// top
module top(
    input logic clk,         
    input logic rst,         
    output logic RGB_R,      
    output logic RGB_G,      
    output logic RGB_B       
);
For scale: ~2,800 cells after synthesis, about 20,000 um2 of cells after synthesis.
==> flow/config.mk <==
export PLATFORM = sky130hd
export DESIGN_NAME = top
export DESIGN_NICKNAME = top
export VERILOG_FILES = /design/flow/design.v
export SDC_FILE = /design/flow/constraint.sdc
export NUM_CORES = 4
export LEC_CHECK = 0
export ABC_AREA = 1
export CAP_MARGIN = 20
export CORE_ASPECT_RATIO = 0.53
export CORE_MARGIN = 2
export CORE_UTILIZATION = 53
export CTS_CLUSTER_SIZE = 29
export GPL_ROUTABILITY_DRIVEN = 1
export GPL_TIMING_DRIVEN = 0
export MAX_ROUTING_LAYER = met4
export SETUP_SLACK_MARGIN = 3.2
export SLEW_MARGIN = 20
export TNS_END_PERCENT = 20
==> flow/constraint.sdc <==
create_clock -name core_clock -period 23.7 [get_ports {clk}]
set_input_delay 4.7400 -clock core_clock [delete_from_list [all_inputs] [get_ports {clk}]]
set_output_delay 4.7400 -clock core_clock [all_outputs]
set_load 0.01 [all_outputs]
run.sh (not shown) runs the stock make flow with config.mk's settings and CLKGATE_MAP_FILE=.
Then changed:
==> flow/config.mk (replaced) <==
export PLATFORM = sky130hd
export DESIGN_NAME = top
export DESIGN_NICKNAME = top
export VERILOG_FILES = /design/flow/design.v
export SDC_FILE = /design/flow/constraint.sdc
export NUM_CORES = 4
export LEC_CHECK = 0
export CAP_MARGIN = 20
export CORE_ASPECT_RATIO = 1.15
export CORE_MARGIN = 2
export CORE_UTILIZATION = 18
export GPL_ROUTABILITY_DRIVEN = 0
export GPL_TIMING_DRIVEN = 0
export HOLD_SLACK_MARGIN = 0.27
export MAX_ROUTING_LAYER = met4
export SETUP_SLACK_MARGIN = 0.97
export SLEW_MARGIN = 20
export TNS_END_PERCENT = 20
After rerunning: The new run finished with timing, DRC and antenna clean; cell area goes up by about 6%; setup slack gets worse by 1.8 ns; sequential share of layout area drops by 0.45 points.
Then changed:
--- a/flow/config.mk
+++ b/flow/config.mk
@@ -10,5 +10,3 @@
 export CORE_MARGIN = 2
-export CORE_UTILIZATION = 18
-export GPL_ROUTABILITY_DRIVEN = 0
-export GPL_TIMING_DRIVEN = 0
+export CORE_UTILIZATION = 58
 export HOLD_SLACK_MARGIN = 0.27
Worst hold slack hardly moves.
Synthesized cell count does not change.
Final cell count falls by about 27%.
Worst setup slack is better by 1.0 ns.
Combinational power is lower by about 8%.
Wire length is higher by about 1%.
Final area shrinks by 6.2%.

========
Starting RTL as in the previous note.
## top
module top(
    input logic clk,         
    input logic rst,         
    output logic RGB_R,      
    output logic RGB_G,      
    output logic RGB_B       
);
    localparam CLK_FREQ = 12_000_000;  
    localparam PWM_RESOLUTION = 8;   
    localparam PWM_MAX = (1 << PWM_RESOLUTION) - 1;   
    localparam PWM_CYCLES = 256;   
    localparam DEGREES_MAX = 360;
    localparam CYCLES_PER_DEGREE = CLK_FREQ / DEGREES_MAX;   
    typedef enum logic [1:0] {
        STATE_PWM_COUNT,
        STATE_DEGREE_COUNT,
        STATE_HSV_CALC,
        STATE_PWM_OUTPUT
    } state_t;
    logic [PWM_RESOLUTION-1:0] pwm_counter;
    logic [PWM_RESOLUTION-1:0] red_pwm_value, green_pwm_value, blue_pwm_value;
    logic [31:0] degree_counter;
    logic [8:0] current_degree;
    state_t current_state;
    state_t next_state;
    always_ff @(posedge clk) begin
        if (rst) current_state <= STATE_PWM_COUNT;
        else current_state <= next_state;
    end
    always_comb begin  
        case (current_state)
            STATE_PWM_COUNT: begin
                if (degree_counter == CYCLES_PER_DEGREE - 1) begin
                    next_state = STATE_DEGREE_COUNT;
                end else begin
                    next_state = STATE_PWM_COUNT;
                end
            end
            STATE_DEGREE_COUNT: begin
                next_state = STATE_HSV_CALC;
            end
            STATE_HSV_CALC: begin
                next_state = STATE_PWM_OUTPUT;
            end
            STATE_PWM_OUTPUT: begin
                next_state = STATE_PWM_COUNT;
            end
            default: begin
                next_state = STATE_PWM_COUNT;
            end
        endcase
    end
    always_ff @(posedge clk) begin
        if (rst) begin
            pwm_counter <= 0;
            degree_counter <= 0;
            current_degree <= 0;
            red_pwm_value <= 0;
            green_pwm_value <= 0;
            blue_pwm_value <= 0;
        end else
        case (current_state)
            STATE_PWM_COUNT: begin
                pwm_counter <= pwm_counter + 1;                
                if (degree_counter == CYCLES_PER_DEGREE - 1) begin
                    degree_counter <= 0;
                end else begin
                    degree_counter <= degree_counter + 1;
                end
  ...
clock: 12.9 ns
lec_check: 0
abc_area: 1
cap_margin: 20
cell_pad_in_sites_global_placement: 3
core_margin: 5
core_utilization: 28
cts_cluster_size: 53
gpl_routability_driven: 0
min_routing_layer: met2
place_density: 0.66
setup_slack_margin: -1.19
slew_margin: 20
tns_end_percent: 95
==> next run, changes <==
--- a/flow/config.mk
+++ b/flow/config.mk
@@ -15,5 +15,4 @@
 export MIN_ROUTING_LAYER = met2
 export PLACE_DENSITY = 0.66
-export SETUP_SLACK_MARGIN = -1.19
-export SLEW_MARGIN = 20
+export SLEW_MARGIN = 40
 export TNS_END_PERCENT = 95
Outcome: Design area went up by 0.51%; routed wire length went up by about 0.4%; sequential power stays flat; setup slack gains 0.61 ns.
==> next run, changes <==
==> flow/config.mk (replaced) <==
export PLATFORM = sky130hd
export DESIGN_NAME = top
export DESIGN_NICKNAME = top
export VERILOG_FILES = /design/flow/design.v
export SDC_FILE = /design/flow/constraint.sdc
export NUM_CORES = 4
export LEC_CHECK = 0
export ABC_AREA = 1
export CAP_MARGIN = 20
export CORE_MARGIN = 2
export CORE_UTILIZATION = 72
export CTS_CLUSTER_DIAMETER = 398
export PLACE_DENSITY = 0.35
export SLEW_MARGIN = 20
==> flow/constraint.sdc (replaced) <==
create_clock -name core_clock -period 5.07 [get_ports {clk}]
set_input_delay 1.0140 -clock core_clock [delete_from_list [all_inputs] [get_ports {clk}]]
set_output_delay 1.0140 -clock core_clock [all_outputs]
set_load 0.01 [all_outputs]
After rerunning: This time the run did not get past clock tree synthesis (4_1_cts) (DPL-0033); synthesized cell count does not change; synthesized area is unchanged; die area shrinks by well over a third.
==> next run, changes <==
==> flow/config.mk (replaced) <==
export PLATFORM = sky130hd
export DESIGN_NAME = top
export DESIGN_NICKNAME = top
export VERILOG_FILES = /design/flow/design.v
export SDC_FILE = /design/flow/constraint.sdc
export NUM_CORES = 4
export LEC_CHECK = 0
export CAP_MARGIN = 20
export CORE_MARGIN = 2
export CORE_UTILIZATION = 29
export SLEW_MARGIN = 20
==> flow/constraint.sdc (replaced) <==
create_clock -name core_clock -period 13.3 [get_ports {clk}]
set_input_delay 2.6600 -clock core_clock [delete_from_list [all_inputs] [get_ports {clk}]]
set_output_delay 2.6600 -clock core_clock [all_outputs]
set_load 0.01 [all_outputs]
=> The new run finished clean; synthesized cell count shrinks by 12%; die size grows by 150%; area after synthesis grows by 0.65%.
==> next run, changes <==
--- a/flow/config.mk
+++ b/flow/config.mk
@@ -8,4 +8,5 @@
 export CAP_MARGIN = 20
 export CORE_MARGIN = 2
-export CORE_UTILIZATION = 29
+export CORE_UTILIZATION = 72
+export PLACE_DENSITY_LB_ADDON = 0.0
 export SLEW_MARGIN = 20
==> flow/constraint.sdc (replaced) <==
create_clock -name core_clock -period 11.0 [get_ports {clk}]
set_input_delay 2.2000 -clock core_clock [delete_from_list [all_inputs] [get_ports {clk}]]
set_output_delay 2.2000 -clock core_clock [all_outputs]
set_load 0.01 [all_outputs]
The changed run finished with negative setup slack left. Global-route usage went up by 26 points. Final area rises by a little under a tenth. Wire length came out higher by roughly a tenth. Clock-buffer cell count falls by 1. Sequential power increases by about a fifth. Die area is lower by well over a third.

========
top again, from the RTL that the note above started with.
Settings: LEC_CHECK=0, CAP_MARGIN=5, CORE_MARGIN=2, CORE_UTILIZATION=72, CTS_CLUSTER_DIAMETER=368, CTS_CLUSTER_SIZE=36, PLACE_DENSITY=0.78, SETUP_SLACK_MARGIN=-0.76, SLEW_MARGIN=20; clock period 11.0 ns.
The first run produced a layout that fails on negative setup slack.
Change:
==> flow/config.mk (replaced) <==
export PLATFORM = sky130hd
export DESIGN_NAME = top
export DESIGN_NICKNAME = top
export VERILOG_FILES = /design/flow/design.v
export SDC_FILE = /design/flow/constraint.sdc
export NUM_CORES = 4
export LEC_CHECK = 0
export ABC_AREA = 1
export CAP_MARGIN = 20
export CORE_MARGIN = 2
export CORE_UTILIZATION = 72
export CTS_CLUSTER_SIZE = 81
export PLACE_DENSITY_LB_ADDON = 0.23
export SLEW_MARGIN = 20
==> flow/constraint.sdc (replaced) <==
create_clock -name core_clock -period 14.0 [get_ports {clk}]
set_input_delay 2.8000 -clock core_clock [delete_from_list [all_inputs] [get_ports {clk}]]
set_output_delay 2.8000 -clock core_clock [all_outputs]
set_load 0.01 [all_outputs]
This time the run passed the timing, design-rule and antenna checks.
Routed wire length went down by 9.9%.
Via count falls by about 5%.
Fmax decreases by about 9%.
Die size decreases by about 0.6%.
Utilization falls by 5.2 points.
Global-route usage falls by 3.0 points.
Change:
--- a/flow/config.mk
+++ b/flow/config.mk
@@ -7,3 +7,2 @@
 export LEC_CHECK = 0
-export ABC_AREA = 1
 export CAP_MARGIN = 20
@@ -11,4 +10,4 @@
 export CORE_UTILIZATION = 72
-export CTS_CLUSTER_SIZE = 81
-export PLACE_DENSITY_LB_ADDON = 0.23
+export CTS_CLUSTER_DIAMETER = 391
 export SLEW_MARGIN = 20
+export TNS_END_PERCENT = 5
==> flow/constraint.sdc (replaced) <==
create_clock -name core_clock -period 10.6 [get_ports {clk}]
set_input_delay 2.1200 -clock core_clock [delete_from_list [all_inputs] [get_ports {clk}]]
set_output_delay 2.1200 -clock core_clock [all_outputs]
set_load 0.01 [all_outputs]
=> The new run completed, yet does not pass: negative setup slack. Routed wire length goes up by about 37%. Total power goes up by about 30%. Worst hold slack gets better by 0.037 ns. Non-clock buffer count grows by 338. Sequential share of layout area came out lower by 1.0 points. Worst setup slack loses 2.3 ns. First-iteration DRC count climbs by 110%.
Change:
--- a/flow/config.mk
+++ b/flow/config.mk
@@ -9,5 +9,3 @@
 export CORE_MARGIN = 2
-export CORE_UTILIZATION = 72
-export CTS_CLUSTER_DIAMETER = 391
+export CORE_UTILIZATION = 40
 export SLEW_MARGIN = 20
-export TNS_END_PERCENT = 5
==> flow/constraint.sdc (replaced) <==
create_clock -name core_clock -period 13.3 [get_ports {clk}]
set_input_delay 2.6600 -clock core_clock [delete_from_list [all_inputs] [get_ports {clk}]]
set_output_delay 2.6600 -clock core_clock [all_outputs]
set_load 0.01 [all_outputs]
Now the flow ran to the end with no violations. Final cell count grows slightly. Design area drops by roughly a tenth. Routed wire length went down by about a fifth. Flip-flop count stays the same.

========
== job 101 ==
The RTL this note starts from:
==> flow/design.v <==
module top(
    input logic clk,         
    input logic rst,         
    output logic RGB_R,      
    output logic RGB_G,      
    output logic RGB_B       
);
    localparam CLK_FREQ = 12_000_000;  
    localparam PWM_RESOLUTION = 8;   
    localparam PWM_MAX = (1 << PWM_RESOLUTION) - 1;   
    localparam PWM_CYCLES = 256;   
    localparam DEGREES_MAX = 360;
    localparam CYCLES_PER_DEGREE = CLK_FREQ / DEGREES_MAX;   
    typedef enum logic [1:0] {
        STATE_PWM_COUNT,
        STATE_DEGREE_COUNT,
        STATE_HSV_CALC,
        STATE_PWM_OUTPUT
    } state_t;
    logic [PWM_RESOLUTION-1:0] pwm_counter;
    logic [PWM_RESOLUTION-1:0] red_pwm_value, green_pwm_value, blue_pwm_value;
    logic [31:0] degree_counter;
    logic [8:0] current_degree;
    state_t current_state;
    state_t next_state;
    always_ff @(posedge clk) begin
        if (rst) current_state <= STATE_PWM_COUNT;
        else current_state <= next_state;
    end
    always_comb begin  
        case (current_state)
            STATE_PWM_COUNT: begin
                if (degree_counter == CYCLES_PER_DEGREE - 1) begin
                    next_state = STATE_DEGREE_COUNT;
                end else begin
                    next_state = STATE_PWM_COUNT;
                end
            end
            STATE_DEGREE_COUNT: begin
                next_state = STATE_HSV_CALC;
            end
            STATE_HSV_CALC: begin
                next_state = STATE_PWM_OUTPUT;
            end
            STATE_PWM_OUTPUT: begin
                next_state = STATE_PWM_COUNT;
            end
            default: begin
                next_state = STATE_PWM_COUNT;
            end
        endcase
    end
    always_ff @(posedge clk) begin
        if (rst) begin
            pwm_counter <= 0;
            degree_counter <= 0;
            current_degree <= 0;
            red_pwm_value <= 0;
            green_pwm_value <= 0;
            blue_pwm_value <= 0;
        end else
        case (current_state)
            STATE_PWM_COUNT: begin
                pwm_counter <= pwm_counter + 1;                
                if (degree_counter == CYCLES_PER_DEGREE - 1) begin
                    degree_counter <= 0;
                end else begin
                    degree_counter <= degree_counter + 1;
                end
            end
            STATE_DEGREE_COUNT: begin
                if (current_degree == DEGREES_MAX - 1) begin
                    current_degree <= 0;
                end else begin
                    current_degree <= current_degree + 1;
                end
            end
            STATE_HSV_CALC: begin
                if (current_degree < 60) begin
                    red_pwm_value <= PWM_MAX;
                end else if (current_degree < 120) begin
                    red_pwm_value <= PWM_MAX - ((current_degree - 60) * PWM_MAX / 60);
                end else if (current_degree < 240) begin
                    red_pwm_value <= 0;
                end else if (current_degree < 300) begin
                    red_pwm_value <= (current_degree - 240) * PWM_MAX / 60;
                end else begin
                    red_pwm_value <= PWM_MAX;
                end
                if (current_degree < 60) begin
                    green_pwm_value <= current_degree * PWM_MAX / 60;
                end else if (current_degree < 180) begin
                    green_pwm_value <= PWM_MAX;
                end else if (current_degree < 240) begin
                    green_pwm_value <= PWM_MAX - ((current_degree - 180) * PWM_MAX / 60);
                end else begin
                    green_pwm_value <= 0;
                end
                if (current_degree < 120) begin
                    blue_pwm_value <= 0;
                end else if (current_degree < 180) begin
                    blue_pwm_value <= (current_degree - 120) * PWM_MAX / 60;
                end else if (current_degree < 300) begin
                    blue_pwm_value <= PWM_MAX;
                end else begin
                    blue_pwm_value <= PWM_MAX - ((current_degree - 300) * PWM_MAX / 60);
                end
            end
            STATE_PWM_OUTPUT: begin
            end
        endcase
    end
    assign RGB_R = (pwm_counter > red_pwm_value) ? 1'b1 : 1'b0;
    assign RGB_G = (pwm_counter > green_pwm_value) ? 1'b1 : 1'b0;
    assign RGB_B = (pwm_counter > blue_pwm_value) ? 1'b1 : 1'b0;
endmodule
export LEC_CHECK = 0
export CAP_MARGIN = 20
export CORE_MARGIN = 2
export CORE_UTILIZATION = 65
export PLACE_DENSITY = 0.35
export SLEW_MARGIN = 20
create_clock -name core_clock -period 5.07 [get_ports {clk}]
In the summary table, job 101 is marked failed, with error GRT-0232 raised in 5_1_grt.
What job 102 does differently from job 101 at the input level:
# job 101
export LEC_CHECK = 0
export CAP_MARGIN = 20
export CORE_MARGIN = 2
export CORE_UTILIZATION = 65
export PLACE_DENSITY = 0.35
export SLEW_MARGIN = 20
create_clock -name core_clock -period 5.07 [get_ports {clk}]
# job 102
export LEC_CHECK = 0
export CAP_MARGIN = 20
export CORE_MARGIN = 2
export CORE_UTILIZATION = 72
export CTS_CLUSTER_SIZE = 10
export SETUP_SLACK_MARGIN = -0.39
export SLEW_MARGIN = 20
create_clock -name core_clock -period 11.0 [get_ports {clk}]
Findings:
Compared with job 101, job 102 improves die area.
Diff job 101..job 102 | yosys stat chip area | unchanged
Comparing job 102 against job 101, there is no change at all in proportion of register bits with asynchronous set or reset after synthesis.
Diff job 101..job 102 | complex-gate fraction of the synthesized area | unchanged
Diff job 101..job 102 | unique cell type count in the Yosys netlist | unchanged
Job 102: flow complete, layout not clean; failing: setup timing
Re quantity of gates resized following cts: job 102 is 99 down on job 101.
The instance count after placement with tap cells included in job 102 is 0.832 times that in job 101.
Relative to job 102, the following input files were edited for job 103:
# job 102
export LEC_CHECK = 0
export CAP_MARGIN = 20
export CORE_MARGIN = 2
export CORE_UTILIZATION = 72
export CTS_CLUSTER_SIZE = 10
export SETUP_SLACK_MARGIN = -0.39
export SLEW_MARGIN = 20
create_clock -name core_clock -period 11.0 [get_ports {clk}]
# job 103
export LEC_CHECK = 0
export CAP_MARGIN = 20
export CORE_MARGIN = 2
export CORE_UTILIZATION = 72
export PLACE_DENSITY = 0.39
export SETUP_SLACK_MARGIN = 2.36
export SLEW_MARGIN = 20
create_clock -name core_clock -period 10.6 [get_ports {clk}]
==> comparison <==
Of job 102 and job 103, only job 103 never reached the final stage. FAIL job 103 @ 5_1_grt: tool exited with error. The layout from job 102, despite a flow that completed every stage, fails the layout checks, with the failing checks listed as setup timing. Job 103 vs. job 102: adder-cell share of the synthesized area shows no meaningful change; standard cell area after detailed placement moved up; maximum root-to-sink buffer count shows no meaningful change.
No activity file was given, so power comes from the tool's default toggle rates.
